## run 1
Design axi_dma_controller, start of the top module:
module axi_dma_controller #(
    parameter int ADDR_WD = 32,
    parameter int DATA_WD = 32,
    parameter int CHANNEL_COUNT = 8,  
    parameter int MAX_BURST_LEN = 16,  
    localparam int STRB_WD = DATA_WD / 8
) (
    input wire                    clk,
    input wire                    rst,
    input wire                    cmd_valid,
    input wire [ADDR_WD-1:0]      cmd_src_addr,
    input wire [ADDR_WD-1:0]      cmd_dst_addr,
    input wire [1:0]              cmd_burst,
    input wire [ADDR_WD-1:0]      cmd_len,
    input wire [2:0]              cmd_size,
    output wire                   cmd_ready,
    output wire                   M_AXI_ARVALID,
    output wire [ADDR_WD-1:0]     M_AXI_ARADDR,
    output wire [7:0]             M_AXI_ARLEN,
    output wire [2:0]             M_AXI_ARSIZE,
    output wire [1:0]             M_AXI_ARBURST,
    input wire                    M_AXI_ARREADY,
    input wire                    M_AXI_RVALID,
    input wire [DATA_WD-1:0]      M_AXI_RDATA,
    input wire [1:0]              M_AXI_RRESP,
    input wire                    M_AXI_RLAST,
    output wire                   M_AXI_RREADY,
    output wire                   M_AXI_AWVALID,
    output wire [ADDR_WD-1:0]     M_AXI_AWADDR,
    output wire [7:0]             M_AXI_AWLEN,
    output wire [2:0]             M_AXI_AWSIZE,
    output wire [1:0]             M_AXI_AWBURST,
    input wire                    M_AXI_AWREADY,
    output wire                   M_AXI_WVALID,
    output wire [DATA_WD-1:0]     M_AXI_WDATA,
    output wire [STRB_WD-1:0]     M_AXI_WSTRB,
    output wire                   M_AXI_WLAST,
    input wire                    M_AXI_WREADY,
    input wire                    M_AXI_BVALID,
    input wire [1:0]              M_AXI_BRESP,
    output wire                   M_AXI_BREADY
);
Size: about 280 I/O pins.
make LEC_CHECK=0 ABC_AREA=1 CAP_MARGIN=20 CELL_PAD_IN_SITES_DETAIL_PLACEMENT=1 CORE_MARGIN=2 CORE_UTILIZATION=53 GPL_TIMING_DRIVEN=1 HOLD_SLACK_MARGIN=0.29 MIN_ROUTING_LAYER=met1 PLACE_DENSITY_LB_ADDON=0.19 SLEW_MARGIN=30 TNS_END_PERCENT=25 finish   # period 13.5 ns
run.sh (not shown) runs the stock make flow with config.mk's settings and CLKGATE_MAP_FILE=.
The inputs of run 2 differ from those of run 1 as listed below.
==> flow/config.mk <==
export PLATFORM = sky130hd
export DESIGN_NAME = axi_dma_controller
export DESIGN_NICKNAME = axi_dma_controller
export VERILOG_FILES = /design/flow/design.v
export SDC_FILE = /design/flow/constraint.sdc
export NUM_CORES = 4
export LEC_CHECK = 0
export ABC_AREA = 1
export CAP_MARGIN = 20
export CORE_MARGIN = 2
export CORE_UTILIZATION = 68
export CTS_CLUSTER_SIZE = 15
export HOLD_SLACK_MARGIN = 0.28
export SLEW_MARGIN = 20
==> flow/constraint.sdc <==
create_clock -name core_clock -period 6.48 [get_ports {clk}]
set_input_delay 1.2960 -clock core_clock [delete_from_list [all_inputs] [get_ports {clk}]]
set_output_delay 1.2960 -clock core_clock [all_outputs]
set_load 0.01 [all_outputs]
### Flow results
Run 1 | status: complete | timing, DRC, antenna: pass. [flow] run 2 | stages: complete | final checks: fail | reason: negative setup slack. Re synthesized cell count: no difference whatsoever between run 2 and run 1. Utilization in run 2 is 27 points higher than in run 1. Looking only at data arrival at the endpoint of the critical path, and setting everything else aside, the higher value of run 2 and run 1 goes to run 1. | number of nets with antenna violations after detailed routing | run 1 vs run 2 | ≈ equal |. Run 2 vs. run 1: placed cell area rose by 0.0060 mm²; length of routed met2 wiring went down; wire length after detailed routing rose by about 3.5%; data required time of the critical path now sits lower.
## Diff of input files: run 3 against run 2
--- a/flow/config.mk
+++ b/flow/config.mk
@@ -9,6 +9,4 @@
 export CAP_MARGIN = 20
 export CORE_MARGIN = 2
-export CORE_UTILIZATION = 68
-export CTS_CLUSTER_SIZE = 15
-export HOLD_SLACK_MARGIN = 0.28
+export CORE_UTILIZATION = 72
 export SLEW_MARGIN = 20
==> flow/constraint.sdc <==
create_clock -name core_clock -period 5.2 [get_ports {clk}]
set_input_delay 1.0400 -clock core_clock [delete_from_list [all_inputs] [get_ports {clk}]]
set_output_delay 1.0400 -clock core_clock [all_outputs]
set_load 0.01 [all_outputs]
Notes after the runs:
Diff run 2 -> run 3 | buffers inserted during post-CTS setup optimization | increase of about 37%. [compare] base=run 2 new=run 3: per-instance average area after synthesis ~0 delta; xor-xnor portion of the synthesized cell area ~0 delta; sum of net half-perimeters after detailed placement +5.7%; number of cell instances after yosys synthesis ~0 delta. Of run 3 and run 2, the higher die outline height belongs to run 2. Stage in which a tool error killed run 3: global routing (5_1_grt). Going from run 2 to run 3, die size shrank by a few percent.
The inputs of run 4 differ from those of run 3 as listed below.
--- a/flow/config.mk
+++ b/flow/config.mk
@@ -6,7 +6,6 @@
 export NUM_CORES = 4
 export LEC_CHECK = 0
-export ABC_AREA = 1
 export CAP_MARGIN = 20
 export CORE_MARGIN = 2
-export CORE_UTILIZATION = 72
+export CORE_UTILIZATION = 70
 export SLEW_MARGIN = 20
==> flow/constraint.sdc <==
create_clock -name core_clock -period 11.7 [get_ports {clk}]
set_input_delay 2.3400 -clock core_clock [delete_from_list [all_inputs] [get_ports {clk}]]
set_output_delay 2.3400 -clock core_clock [all_outputs]
set_load 0.01 [all_outputs]
[summary]
- [compare] base=run 3 new=run 4: cell area after synthesis shows a reduction of 1.5%; yosys stat chip area shows a reduction of 1.5%; count of standard-cell rows shows an increase of 1.
- Run 4 completed every stage of the flow, and the final layout passed the timing, design-rule and antenna checks.
### run 4 -> run 5
--- a/flow/config.mk
+++ b/flow/config.mk
@@ -9,3 +9,4 @@
 export CORE_MARGIN = 2
 export CORE_UTILIZATION = 70
+export SETUP_SLACK_MARGIN = 1.2
 export SLEW_MARGIN = 20
==> flow/constraint.sdc <==
create_clock -name core_clock -period 4.59 [get_ports {clk}]
set_input_delay 0.9180 -clock core_clock [delete_from_list [all_inputs] [get_ports {clk}]]
set_output_delay 0.9180 -clock core_clock [all_outputs]
set_load 0.01 [all_outputs]
--- outcome ---
Of run 5 and run 4, only run 5 never reached the final stage.
As far as synthesized-area fraction occupied by adder cells is concerned, run 4 and run 5 perform about the same.
As of run 5, placement-stage cell area had risen by a little under 10% compared to run 4.
As of run 5, HPWL reported at the end of detailed placement had risen by more than a quarter compared to run 4.
The final reports for run 5 and run 4 show post-CTS setup-driven buffer insertion count higher in the former.
Side by side, number of placed instances with taps included turned out higher in run 5 than in run 4.

* * *

Starting RTL as in the previous note.
clock: 6.42 ns
lec_check: 0
cap_margin: 20
cell_pad_in_sites_detail_placement: 0
cell_pad_in_sites_global_placement: 2
core_aspect_ratio: 1.17
core_margin: 9
core_utilization: 28
cts_cluster_diameter: 334
cts_cluster_size: 15
gpl_routability_driven: 0
gpl_timing_driven: 1
hold_slack_margin: 0.11
max_routing_layer: met5
place_density: 0.41
setup_slack_margin: 1.08
slew_margin: 25
The baseline reached the layout checks and failed them: negative setup slack.
==> next run, changes <==
CELL_PAD_IN_SITES_DETAIL_PLACEMENT = unset   (was 0)
CELL_PAD_IN_SITES_GLOBAL_PLACEMENT = unset   (was 2)
CORE_ASPECT_RATIO = unset   (was 1.17)
CORE_MARGIN = 2   (was 9)
CORE_UTILIZATION = 14   (was 28)
CTS_CLUSTER_DIAMETER = unset   (was 334)
CTS_CLUSTER_SIZE = unset   (was 15)
GPL_ROUTABILITY_DRIVEN = unset   (was 0)
GPL_TIMING_DRIVEN = unset   (was 1)
HOLD_SLACK_MARGIN = unset   (was 0.11)
MAX_ROUTING_LAYER = unset   (was met5)
PLACE_DENSITY = unset   (was 0.41)
SETUP_SLACK_MARGIN = unset   (was 1.08)
SLEW_MARGIN = 20   (was 25)
clock period = 12.5 ns   (was 6.42 ns; I/O delays follow)
After rerunning: This time the run went through all stages and came out clean; area after synthesis stays the same; cell area falls by 5.2%; synthesized cell count stays the same.
==> next run, changes <==
CORE_UTILIZATION = 40   (was 14)
clock period = 12.0 ns   (was 12.5 ns; I/O delays follow)
What happened: Die area shrinks by 65%. Cell area shrinks by 5.8%. Sequential cell count does not change. Cell count shrinks by about 37%. Setup slack is better by 79 ps.

* * *

== red ==
Starting RTL as in the previous note.
make LEC_CHECK=0 ABC_AREA=1 CAP_MARGIN=15 CELL_PAD_IN_SITES_DETAIL_PLACEMENT=1 CELL_PAD_IN_SITES_GLOBAL_PLACEMENT=3 CORE_MARGIN=8 CORE_UTILIZATION=30 CTS_CLUSTER_SIZE=14 PLACE_DENSITY_LB_ADDON=0.02 SLEW_MARGIN=20 TNS_END_PERCENT=85 finish   # period 11.6 ns
For blue, these inputs were changed with respect to red:
Settings: clearing CELL_PAD_IN_SITES_DETAIL_PLACEMENT, which used to be 1; clearing CTS_CLUSTER_SIZE, which used to be 14; swapping 8 for 3 in CORE_MARGIN; swapping 30 for 48 in CORE_UTILIZATION; swapping 15 for 10 in CAP_MARGIN; swapping 11.6 for 8.29 in the clock period (ns, I/O delays scaled along).
## What came out
Global-route usage ended up 8.0 points higher on blue than on red. Looking at sum of met2 wire segment lengths after detailed routing, blue sits 20% lower than red does. blue: complete, dirty (negative setup slack). red | status: complete | timing, DRC, antenna: pass. Summary: with red as the reference, number of gates resized after cts in blue moved up by more than 100%. Row delay of the slowest cell on the worst path: blue lower / red higher. The setup slack of blue is smaller than that of red. Compared blue against red; clock-pin slew on the worst setup and hold paths within noise. Compared with red, blue ends up with more cell area.
Edits applied to the flow inputs when going from blue to green:
Settings: CORE_MARGIN: 3 -> 8; CAP_MARGIN: 10 -> 15; the clock period (ns, I/O delays scaled along): 8.29 -> 11.6.
- The final layout from green, which completed every stage, passed the timing, design-rule and antenna checks at the end of the flow.
- Looking at first-pass GRT wire length across both flows, green is the stronger of the two, with blue trailing.
- Post-placement worst setup slack was lower in the run labelled blue.
- Comparing blue and green, the higher fill cell instance count of the final layout was measured on green.
- Going from blue to green, setup slack of the critical path after layout picked up an extra 1.75 ns; number of global-route vias before repair lost 3.2%; routed wire length lost 9.5 mm; critical path data required time picked up an extra 2.65 ns.
- In the tables for blue and green, signal arrival time at the worst endpoint reads higher with green.
### green -> orange
Settings: a change of CORE_UTILIZATION from 48 to 16; an added CELL_PAD_IN_SITES_DETAIL_PLACEMENT of 1; a change of the clock period (ns, I/O delays scaled along) from 11.6 to 13.4.
Results
- Between orange and green, it is orange whose die area is higher, by 190%.
- Number of logic stages on the critical path including buffering | orange above green
- green → orange: minimum setup slack after placement went up; combined global-route utilization of all metal layers went down.
- As far as number of synthesized flops with an enable pin goes, orange and green are indistinguishable; the numbers are identical.
- For the register-to-register slack, orange came in 0.32 ns higher than green did.
- Taking green as the reference, in orange data required time of the critical path saw an increase; post-route cell area saw an increase.
- orange: no failed stages, no open violations at the end

* * *

Setup of v17:
axi_dma_controller again, from the RTL that the note above started with.
export LEC_CHECK = 0
export ABC_AREA = 1
export CAP_MARGIN = 20
export CORE_MARGIN = 2
export CORE_UTILIZATION = 72
export CTS_CLUSTER_DIAMETER = 370
export CTS_CLUSTER_SIZE = 79
export HOLD_SLACK_MARGIN = 0.29
export PLACE_DENSITY = 0.37
export SETUP_SLACK_MARGIN = -0.17
export SLEW_MARGIN = 20
create_clock -name core_clock -period 3.67 [get_ports {clk}]
Flow for v17 halted at global routing, error code ODB-0269.
What v31 does differently from v17 at the input level:
Settings: removing CTS_CLUSTER_DIAMETER (formerly 370); removing ABC_AREA (formerly 1); removing HOLD_SLACK_MARGIN (formerly 0.29); changing CORE_UTILIZATION from 72 to 58; removing PLACE_DENSITY (formerly 0.37); removing CTS_CLUSTER_SIZE (formerly 79); removing SETUP_SLACK_MARGIN (formerly -0.17); changing the clock period (ns, I/O delays scaled along) from 3.67 to 6.48.
Results
- STATUS run=v31 STAGES=ALL_DONE FINAL_CHECKS=FAILED CAUSE=setup timing
- Compared with v17, v31 shows multiplexer area fraction after synthesis higher by 14 points.
- Of v31 and v17, v17 shows the higher gate count of the mapped netlist, with v31 below it.
- Mean instance size in the synthesized netlist of v31 exceeds that of v17 by more than a quarter.
- Delta (v31 minus v17): die area increased by 30,000 sq um relative to the old numbers; count of instances resized after the clock tree is built decreased 304; setup fix buffers added after clock tree synthesis climbed 13.
- Yosys chip area (v31 vs. v17) decreases slightly
> inputs changed (v31 -> v28)
Settings: CORE_UTILIZATION changed from 58 to 68; TNS_END_PERCENT newly set to 5; CTS_CLUSTER_SIZE newly set to 37; SETUP_SLACK_MARGIN newly set to 1.83; PLACE_DENSITY_LB_ADDON newly set to 0.03.
Findings:
v28 finished all stages; however, its layout fails the closing checks, the failures being setup timing.
| largest fanout on the critical path | v28 vs v31 | 3 higher |
v28 vs v31: total antenna diodes in the routed design up by more than a quarter
v31 reports its endpoint of the most critical setup path as M_AXI_ARLEN[5] while v28 reports i_buf.i_cmd_buf.i_ram.doutb_int[5]$_DFF_P_.
Diff v31 and v28: DRC marker count from the first detailed-route iteration higher in v28
| wire length of the first global-routing pass | higher: v28 |
> inputs changed (v28 -> v55)
Settings: CTS_CLUSTER_SIZE now 15, was 37; ABC_AREA now 1, previously not set; PLACE_DENSITY_LB_ADDON now 0.02, was 0.03; HOLD_SLACK_MARGIN now 0.28, previously not set; CORE_UTILIZATION now 72, was 68; TNS_END_PERCENT no longer set, was 5; SETUP_SLACK_MARGIN now 1.89, was 1.83.
Findings:
v55 did not make it past global routing, where a tool error ended it. Number of instances resized during post-cts repair was lower in v28 than in v55. Comparing share of synthesized cell area in and, or, nand and nor gates for v55 and v28, the bigger number came from v55. Delta (v55 minus v28): area after synthesis went up by 1.5%, number of rows created at floorplan went down by 3, number of buffers inserted by post-CTS setup repair went up by about 75%. Area of the chip was higher in the run labelled v28. | summed standard-cell area reported by yosys | lower: v28 |. v55 ends up with a unique cell type count in the Yosys netlist that is 44 lower than in v28.
What v38 does differently from v55 at the input level:
Settings: ABC_AREA removed (was 1); PLACE_DENSITY_LB_ADDON removed (was 0.02); HOLD_SLACK_MARGIN removed (was 0.28); CTS_CLUSTER_SIZE changed from 15 to 37; SETUP_SLACK_MARGIN changed from 1.89 to 1.83; CORE_UTILIZATION changed from 72 to 61.
### Flow results
Completing all stages was not enough for v38: its layout failed the final checks because of setup timing. Taking v38 over v55, the synthesized cell count ratio works out to 0.67. Yosys synthesis chip area (higher): v55. v38 ended up with a lower area after synthesis than v55 did. Delta (v38 minus v55): number of buffers created by CTS moved up, chip width moved up, fraction of the yosys area taken by sequential cells moved up. v38 vs v55, average cell area after synthesis went up by 4.7 sq um. Going from v55 to v38, die area grew by more than 10%.

* * *

Starting RTL as in the previous note.
clock: 9.08 ns
lec_check: 0
cap_margin: 20
cell_pad_in_sites_detail_placement: 0
core_aspect_ratio: 1.93
core_margin: 2
core_utilization: 25
cts_cluster_size: 46
gpl_timing_driven: 0
min_routing_layer: met2
place_density_lb_addon: 0.05
setup_slack_margin: -0.82
slew_margin: 5
tns_end_percent: 60
The starting point finished but fails on setup timing.
Then changed:
Settings changed: CELL_PAD_IN_SITES_DETAIL_PLACEMENT 0 to unset, CORE_ASPECT_RATIO 1.93 to unset, CORE_UTILIZATION 25 to 69, CTS_CLUSTER_SIZE 46 to 25, GPL_TIMING_DRIVEN 0 to unset, MIN_ROUTING_LAYER met2 to unset, PLACE_DENSITY_LB_ADDON 0.05 to unset, SETUP_SLACK_MARGIN -0.82 to 0.57, SLEW_MARGIN 5 to 20, TNS_END_PERCENT 60 to unset.
Clock period 9.08 ns to 6.48 ns, I/O delays scaled along.
Effect: This time the run did not get past global routing with GRT-0116; synthesized cell count does not change; area after synthesis does not change; die area fell by 63%.
Then changed:
Settings changed: ABC_AREA set to 1, CORE_UTILIZATION 69 to 68, CTS_CLUSTER_SIZE 25 to 15, HOLD_SLACK_MARGIN set to 0.28, PLACE_DENSITY_LB_ADDON set to 0.02, SETUP_SLACK_MARGIN 0.57 to 1.83, TNS_END_PERCENT set to 5.
The changed run finished with setup timing left.
Synthesized area increases slightly.
Synthesized cell count increases by well over a third.
Die size increases by a few percent.
Then changed:
Settings changed: ABC_AREA 1 to unset, CORE_UTILIZATION 68 to 69, CTS_CLUSTER_SIZE 15 to 32, HOLD_SLACK_MARGIN 0.28 to unset, PLACE_DENSITY_LB_ADDON 0.02 to unset, SETUP_SLACK_MARGIN 1.83 to 1.88, TNS_END_PERCENT 5 to unset.
Result: The new run died in global routing (GRT-0116). Area after synthesis went down by about 1.5%. Die area went down by about 3%. Synthesized cell count went down by 33%.
Then changed:
Settings changed: CORE_UTILIZATION 69 to 57, CTS_CLUSTER_SIZE 32 to unset, SETUP_SLACK_MARGIN 1.88 to unset.
Clock period 6.48 ns to 8.75 ns, I/O delays scaled along.
With this change the flow finished but failed the layout checks on setup timing.
Synthesized area is unchanged.
Synthesized cell count stays the same.
Die size rises by about a fifth.
